==> run C: inputs <==
// lab4_2
module lab4_2( 
              input wire      mode,
              input wire[2:0] opCode,
              input wire[3:0] value,
              input clk,
              input reset,
              output reg[9:0] result,
              output reg cacheFull,
              output reg invalidOp,
              output reg overflow);
clock: 7.44 ns
lec_check: 0
cap_margin: 30
cell_pad_in_sites_detail_placement: 1
core_aspect_ratio: 1.09
core_margin: 2
core_utilization: 40
cts_cluster_diameter: 213
gpl_routability_driven: 0
gpl_timing_driven: 0
slew_margin: 40
run.sh (not shown) runs the stock make flow with config.mk's settings and CLKGATE_MAP_FILE=.
==> run D (differences from run C) <==
CAP_MARGIN = 20   (was 30)
CELL_PAD_IN_SITES_DETAIL_PLACEMENT = not set   (was 1)
CORE_ASPECT_RATIO = not set   (was 1.09)
CORE_UTILIZATION = 65   (was 40)
CTS_CLUSTER_DIAMETER = not set   (was 213)
GPL_ROUTABILITY_DRIVEN = not set   (was 0)
GPL_TIMING_DRIVEN = not set   (was 0)
SETUP_SLACK_MARGIN = 2.42   (was not set)
SLEW_MARGIN = 20   (was 40)
==> flow/constraint.sdc (replaced) <==
create_clock -name core_clock -period 8.82 [get_ports {clk}]
set_input_delay 1.7640 -clock core_clock [delete_from_list [all_inputs] [get_ports {clk}]]
set_output_delay 1.7640 -clock core_clock [all_outputs]
set_load 0.01 [all_outputs]
==> run P (differences from run C) <==
ABC_AREA = 1   (was not set)
CAP_MARGIN = 20   (was 30)
CELL_PAD_IN_SITES_DETAIL_PLACEMENT = not set   (was 1)
CORE_ASPECT_RATIO = not set   (was 1.09)
CORE_UTILIZATION = 72   (was 40)
CTS_CLUSTER_DIAMETER = not set   (was 213)
CTS_CLUSTER_SIZE = 100   (was not set)
GPL_ROUTABILITY_DRIVEN = not set   (was 0)
GPL_TIMING_DRIVEN = not set   (was 0)
PLACE_DENSITY = 0.36   (was not set)
SETUP_SLACK_MARGIN = 1.89   (was not set)
SLEW_MARGIN = 20   (was 40)
TNS_END_PERCENT = 5   (was not set)
==> flow/constraint.sdc (replaced) <==
create_clock -name core_clock -period 6.78 [get_ports {clk}]
set_input_delay 1.3560 -clock core_clock [delete_from_list [all_inputs] [get_ports {clk}]]
set_output_delay 1.3560 -clock core_clock [all_outputs]
set_load 0.01 [all_outputs]
==> run R (differences from run C) <==
ABC_AREA = 1   (was not set)
CAP_MARGIN = 20   (was 30)
CELL_PAD_IN_SITES_DETAIL_PLACEMENT = not set   (was 1)
CORE_ASPECT_RATIO = not set   (was 1.09)
CORE_UTILIZATION = 71   (was 40)
CTS_CLUSTER_DIAMETER = 271   (was 213)
CTS_CLUSTER_SIZE = 15   (was not set)
GPL_ROUTABILITY_DRIVEN = not set   (was 0)
GPL_TIMING_DRIVEN = not set   (was 0)
MIN_ROUTING_LAYER = met1   (was not set)
PLACE_DENSITY_LB_ADDON = 0.24   (was not set)
SLEW_MARGIN = 30   (was 40)
TNS_END_PERCENT = 5   (was not set)
==> flow/constraint.sdc (replaced) <==
create_clock -name core_clock -period 9.14 [get_ports {clk}]
set_input_delay 1.8280 -clock core_clock [delete_from_list [all_inputs] [get_ports {clk}]]
set_output_delay 1.8280 -clock core_clock [all_outputs]
set_load 0.01 [all_outputs]
==> flow_summary_export.csv <==
group,metric,value,unit
worst_setup_path,crit_path_end_kind,"flip-flop",
place,dp_hpwl,47.5,mm
worst_setup_path,r2r_cells,56,
floorplanning,core,29700,um^2
drt,ant_nets,0,
sta,setup_slack,-2.97,ns
floorplanning,die_x,178,um
sta,tightest_slew,1.37,ns
status,run_status,"failed layout checks",
clock_tree,cts_setup_buffers,20,
sta,setup_viol,11,
status,check.faults,"setup timing",
floorplanning,fp.dieArea,31700,um^2
synthesis,ys_cells,1902,
drt,top_layer,"met4",
worst_setup_path,worstSetupEndpoint,"p0[4]",
That was run D.
==> flow_summary_export.csv <==
group,metric,value,unit
clock_tree,cts_setup_buffers,50,
sta,setup_viol,11,
status,check.faults,"setup timing",
sta,tightest_slew,1.33,ns
place,dp_hpwl,44.9,mm
status,run_status,"failed layout checks",
sta,setup_slack,-2.89,ns
worst_setup_path,worstSetupEndpoint,"p0[3]",
worst_setup_path,r2r_cells,63,
floorplanning,fp.dieArea,28500,um^2
synthesis,ys_cells,2475,
drt,top_layer,"met5",
drt,ant_nets,0,
synthesis,ff_type,"dfrtp_1",
sta,fin_skew,0.0368,ns
floorplanning,core,26800,um^2
sta,rsz0062_at_grt,"yes",
drt,drc,0,
worst_setup_path,crit_path_end_kind,"flip-flop",
That was run R.
==> flow_summary_export.csv <==
group,metric,value,unit
floorplanning,core,26200,um^2
synthesis,ys_ff,272,
status,run_status,"aborted with a tool error",
floorplanning,die_x,168,um
grt,met1_usage,88.9,%
synthesis,edf_count,0,
floorplanning,dieHeight,168,um
synthesis,syn_avg_cell_area,7.80,um^2
synthesis,top_area_cell,"dfrtp_1",
synthesis,synth.top_cell.area_share,35.3,%
floorplanning,fp.dieArea,28100,um^2
place,place.gp.congestion,0.986,
status,firstError,"[ERROR GRT-0232] Routing congestion too high. Check the congestion heatmap in the GUI.",
synthesis,ys_cells,2475,
synthesis,top_cell,"nand2_1",
synthesis,yosysChipArea,19300,um^2
clock_tree,root_buffer,"clkbuf_16",
floorplanning,row_count,59,
status,haltStage,"global routing",
clock_tree,cts_setup_buffers,64,
synthesis,synth_cell_types,64,
place,dp_hpwl,48.0,mm
That was run P.
==> flow_summary_export.csv <==
group,metric,value,unit
synthesis,ys_cells,1902,
sta,setup_slack,-5.01,ns
sta,tightest_slew,0.932,ns
worst_setup_path,crit_path_end_kind,"flip-flop",
status,check.faults,"setup timing",
worst_setup_path,r2r_cells,60,
floorplanning,core,48500,um^2
floorplanning,die_x,216,um
sta,setup_viol,11,
status,run_status,"failed layout checks",
floorplanning,fp.dieArea,51000,um^2
clock_tree,cts_setup_buffers,56,
place,dp_hpwl,50.6,mm
drt,top_layer,"met4",
That was run C.
